==> inputs of tundra <==
## fifo
module fifo #(
    parameter DATA_WIDTH = 16,
    parameter DEPTH = 64, 
    parameter ALMOST_FULL_THRESH = 56,
    parameter ALMOST_EMPTY_THRESH = 8
)(
    input                   clk,
    input                   rst_n,        
    input                   wr_en,
    input  [DATA_WIDTH-1:0] wr_data,
    input                   rd_en,
    output reg [DATA_WIDTH-1:0] rd_data,
    output                  full,
    output                  empty,
    output                  almost_full,
    output                  almost_empty,
    output                  overflow_err,
    output                  underflow_err,
    output [DATA_WIDTH-1:0] fifo_count
);
Settings: LEC_CHECK=0, ABC_AREA=0, CAP_MARGIN=20, CELL_PAD_IN_SITES_DETAIL_PLACEMENT=0, CELL_PAD_IN_SITES_GLOBAL_PLACEMENT=1, CORE_MARGIN=4, CORE_UTILIZATION=57, GPL_ROUTABILITY_DRIVEN=0, PLACE_DENSITY_LB_ADDON=0.14, SETUP_SLACK_MARGIN=0.05, SLEW_MARGIN=20, TNS_END_PERCENT=95; clock period 2.28 ns.
run.sh (not shown) runs the stock make flow with config.mk's settings and CLKGATE_MAP_FILE=.
==> garnet: changes against tundra <==
- ABC_AREA: 0 -> not set
- CELL_PAD_IN_SITES_DETAIL_PLACEMENT: 0 -> not set
- CELL_PAD_IN_SITES_GLOBAL_PLACEMENT: 1 -> not set
- CORE_MARGIN: 4 -> 2
- CORE_UTILIZATION: 57 -> 40
- GPL_ROUTABILITY_DRIVEN: 0 -> not set
- PLACE_DENSITY: not set -> 0.6
- PLACE_DENSITY_LB_ADDON: 0.14 -> not set
- SETUP_SLACK_MARGIN: 0.05 -> 0.39
- TNS_END_PERCENT: 95 -> not set
==> flow/constraint.sdc (replaced) <==
create_clock -name core_clock -period 3.12 [get_ports {clk}]
set_input_delay 0.6240 -clock core_clock [delete_from_list [all_inputs] [get_ports {clk}]]
set_output_delay 0.6240 -clock core_clock [all_outputs]
set_load 0.01 [all_outputs]
==> design notes <==
The flow ran to the end, but the layout failed its checks. The run did not pass the layout checks because of negative setup slack. Number of global-route vias before repair: 22200. The flow inserted 950 tap cells.

The post-route utilization of the core is recorded as 71.1%. The post-layout worst setup margin was -0.478 ns; the internal portion of total power was 42.5 mW. The worst register-to-register path has a setup slack of -0.48 ns. The run gives 1005 as the number of failing setup endpoints in the final timing report. Once placement finished, the instance area stood at 46200 µm². The die width was 276 µm. The insertion delay to the later sink of the worst-skew pair is 0.67 ns. Between clock sinks in the finished design, the worst skew comes to 0.0258 ns.

In the per-layer breakdown of the detailed-route log, met1 shows 42000 µm. The detailed router finished its first iteration with 2403 violations.
The numbers above come from tundra.

==> design notes <==
The run finished with no timing, DRC or antenna violations. The run gives 20800 as the number of global-route vias before repair. With the hold buffer count at CTS at 0, the post-layout worst setup margin is 0.350 ns.

The internal portion of total power was 28.5 mW. The share of the core filled with cells came out at 47.3%. The die width is 324 µm. From the final report, the count of setup violators was given as 0. The post-detailed-placement cell area was 44500 µm². The number of DRC markers after the initial detailed-route iteration is 2363. In the final run the clock tree shows a worst skew of 0.0451 ns. The count of inserted tapcells is 1368, and the number of flops mapped to enable cells by yosys is 1024. The routed length on met1 was 43100 µm. The setup check on the worst reg-to-reg path leaves a slack of 0.39 ns. In the Yosys report the total cell count is 1993.
The numbers above come from garnet.


---

==> inputs of exp/amber <==
==> flow/design.v <==
`timescale 1ns / 1ps
module fifo #(
    parameter DATA_WIDTH = 16,
    parameter DEPTH = 64, 
    parameter ALMOST_FULL_THRESH = 56,
    parameter ALMOST_EMPTY_THRESH = 8
)(
    input                   clk,
    input                   rst_n,        
    input                   wr_en,
    input  [DATA_WIDTH-1:0] wr_data,
    input                   rd_en,
    output reg [DATA_WIDTH-1:0] rd_data,
    output                  full,
    output                  empty,
    output                  almost_full,
    output                  almost_empty,
    output                  overflow_err,
    output                  underflow_err,
    output [DATA_WIDTH-1:0] fifo_count
);
    function integer clog2;
        input integer value;
        integer i;
        begin
            clog2 = 0;
            for (i = value-1; i > 0; i = i >> 1)
                clog2 = clog2 + 1;
        end
    endfunction
    localparam ADDR_WIDTH = clog2(DEPTH);
    reg [DATA_WIDTH-1:0] mem [0:DEPTH-1];
    reg [ADDR_WIDTH-1:0] write_pointer;    
    reg [ADDR_WIDTH-1:0] read_pointer;     
    reg [clog2(DEPTH+1)-1:0] count;        
    reg overflow_flag, underflow_flag;
    assign full         = (count == DEPTH);
    assign empty        = (count == 0);
    assign almost_full  = (count >= ALMOST_FULL_THRESH);
    assign almost_empty = (count <= ALMOST_EMPTY_THRESH);
    assign overflow_err = overflow_flag;
    assign underflow_err= underflow_flag;
    assign fifo_count   = count;
    always @(posedge clk) begin
        if (wr_en && !full)
            mem[write_pointer] <= wr_data;
    end
    always @(posedge clk or negedge rst_n) begin
        if (!rst_n) begin
            write_pointer <= 0;
        end else if (wr_en) begin
            if (!full) begin
                write_pointer <= write_pointer + 1'b1;
            end
        end
    end
    always @(posedge clk or negedge rst_n) begin
        if (!rst_n) begin
            read_pointer <= 0;
            rd_data <= 0;
        end else if (rd_en) begin
            if (!empty) begin
                rd_data <= mem[read_pointer];
                read_pointer <= read_pointer + 1'b1;
            end
        end
    end
    always @(posedge clk or negedge rst_n) begin
        if (!rst_n) begin
            count <= 0;
        end else begin
            case ({wr_en && !full, rd_en && !empty})
                2'b10: count <= count + 1'b1; 
                2'b01: count <= count - 1'b1;
                default: count <= count;      
            endcase
        end
    end
    always @(posedge clk or negedge rst_n) begin
        if (!rst_n) begin
            overflow_flag  <= 1'b0;
            underflow_flag <= 1'b0;
        end else begin
            if (wr_en && full)
                overflow_flag <= 1'b1;
            else if (overflow_flag && rd_en && !empty)
                overflow_flag <= 1'b0;
            if (rd_en && empty)
                underflow_flag <= 1'b1;
            else if (underflow_flag && wr_en && !full)
                underflow_flag <= 1'b0;
        end
    end
endmodule
==> flow/run.sh <==
#!/bin/bash
# the make line also repeats each setting of config.mk as NAME=value (left out here)
make -C /OpenROAD-flow-scripts/flow DESIGN_CONFIG=/design/flow/config.mk WORK_HOME=/design/flow/orfs CLKGATE_MAP_FILE= finish
==> flow/config.mk <==
export PLATFORM = sky130hd
export DESIGN_NAME = fifo
export DESIGN_NICKNAME = fifo
export VERILOG_FILES = /design/flow/design.v
export SDC_FILE = /design/flow/constraint.sdc
export NUM_CORES = 4
export LEC_CHECK = 0
export ABC_AREA = 1
export CAP_MARGIN = 5
export CELL_PAD_IN_SITES_DETAIL_PLACEMENT = 0
export CELL_PAD_IN_SITES_GLOBAL_PLACEMENT = 0
export CORE_MARGIN = 2
export CORE_UTILIZATION = 72
export CTS_CLUSTER_SIZE = 76
export MAX_ROUTING_LAYER = met4
export PLACE_DENSITY = 0.65
export SETUP_SLACK_MARGIN = 0.31
export SLEW_MARGIN = 20
==> flow/constraint.sdc <==
create_clock -name core_clock -period 1.76 [get_ports {clk}]
set_input_delay 0.3520 -clock core_clock [delete_from_list [all_inputs] [get_ports {clk}]]
set_output_delay 0.3520 -clock core_clock [all_outputs]
set_load 0.01 [all_outputs]
==> exp/lagoon (differences from exp/amber) <==
ABC_AREA = 0   (was 1)
CAP_MARGIN = 20   (was 5)
CTS_CLUSTER_SIZE = 37   (was 76)
MAX_ROUTING_LAYER = default   (was met4)
SETUP_SLACK_MARGIN = 0.35   (was 0.31)
==> flow/constraint.sdc (replaced) <==
create_clock -name core_clock -period 1.74 [get_ports {clk}]
set_input_delay 0.3480 -clock core_clock [delete_from_list [all_inputs] [get_ports {clk}]]
set_output_delay 0.3480 -clock core_clock [all_outputs]
set_load 0.01 [all_outputs]
==> impl.org <==
#+TITLE: Physical design notes

** Outcome
- The flow ran to the end, but the layout failed its checks.
- In this run the layout check failures are capacitance limit, slew limit, setup timing.

** Synthesis
- After Yosys synthesis, and, or, nand and nor cells account for 2.292% of the synthesized area.
- Gate Count Post-Synth :: 1993

** Job
- Max-cap violations in this run came to 1.

** Final layout
- Cells fill 92.05% of the core in the end.

** Global routing
- GR Util met3 :: 13.59%

** Routing
- In the final routed layout, each cell accounts on average for 46.90 µm.
- The first detailed-routing pass took 7 iterations.

** Timing
- Worst setup margin :: -1.879 ns
- Slew @ Worst Pin :: 1.495 ns
- Worst slack on hold paths :: 0.1031 ns
- The final max-slew violation count recorded for this run is 1.
- Setup violations remaining at the end of the flow were counted as 1090.

** Pwr
- The script computed a power per unit cell area of 1697 mW/mm².

** Worst hold path
- Per the hold report, the tightest min-delay path originates at wr_data[13].
[end of results for exp/lagoon]
==> impl.org <==
#+TITLE: Physical design notes

** Routing
- For this run, the detailed router's first-pass iteration total came to 14.
- TritonRoute output was used to compute an average wire per cell of 28.34 µm.

** Outcome
- The run finished, with violations left.
- Failing layout checks were recorded as setup timing.

** Synthesis
- Per the post-synthesis report, the number of cells in the design is 4137.
- And+or+nand+nor area frac :: 20.70%

** Pwr
- For this design the ratio of total power to cell area is 1685 mW/mm².
- Combinational cells consume a total of 43700 µW.

** Timing
- Hold is met by 0.07819 ns.
- From the final report, the count of setup violators was given as 1078.
- After layout, the worst setup slack is -0.6978 ns.

** Job
- Max-Cap Viols :: 0

** Placement
- Number of cells in the design after placement :: 5124

** Global routing
- Global routing used 8.809% of the available met3 tracks.

** Final layout
- Finished Core Util :: 90.86%

** Worst hold path
- Startpoint of the lowest-slack hold path :: wr_data[2]
[end of results for exp/amber]
Power and IR drop assume default switching activity.
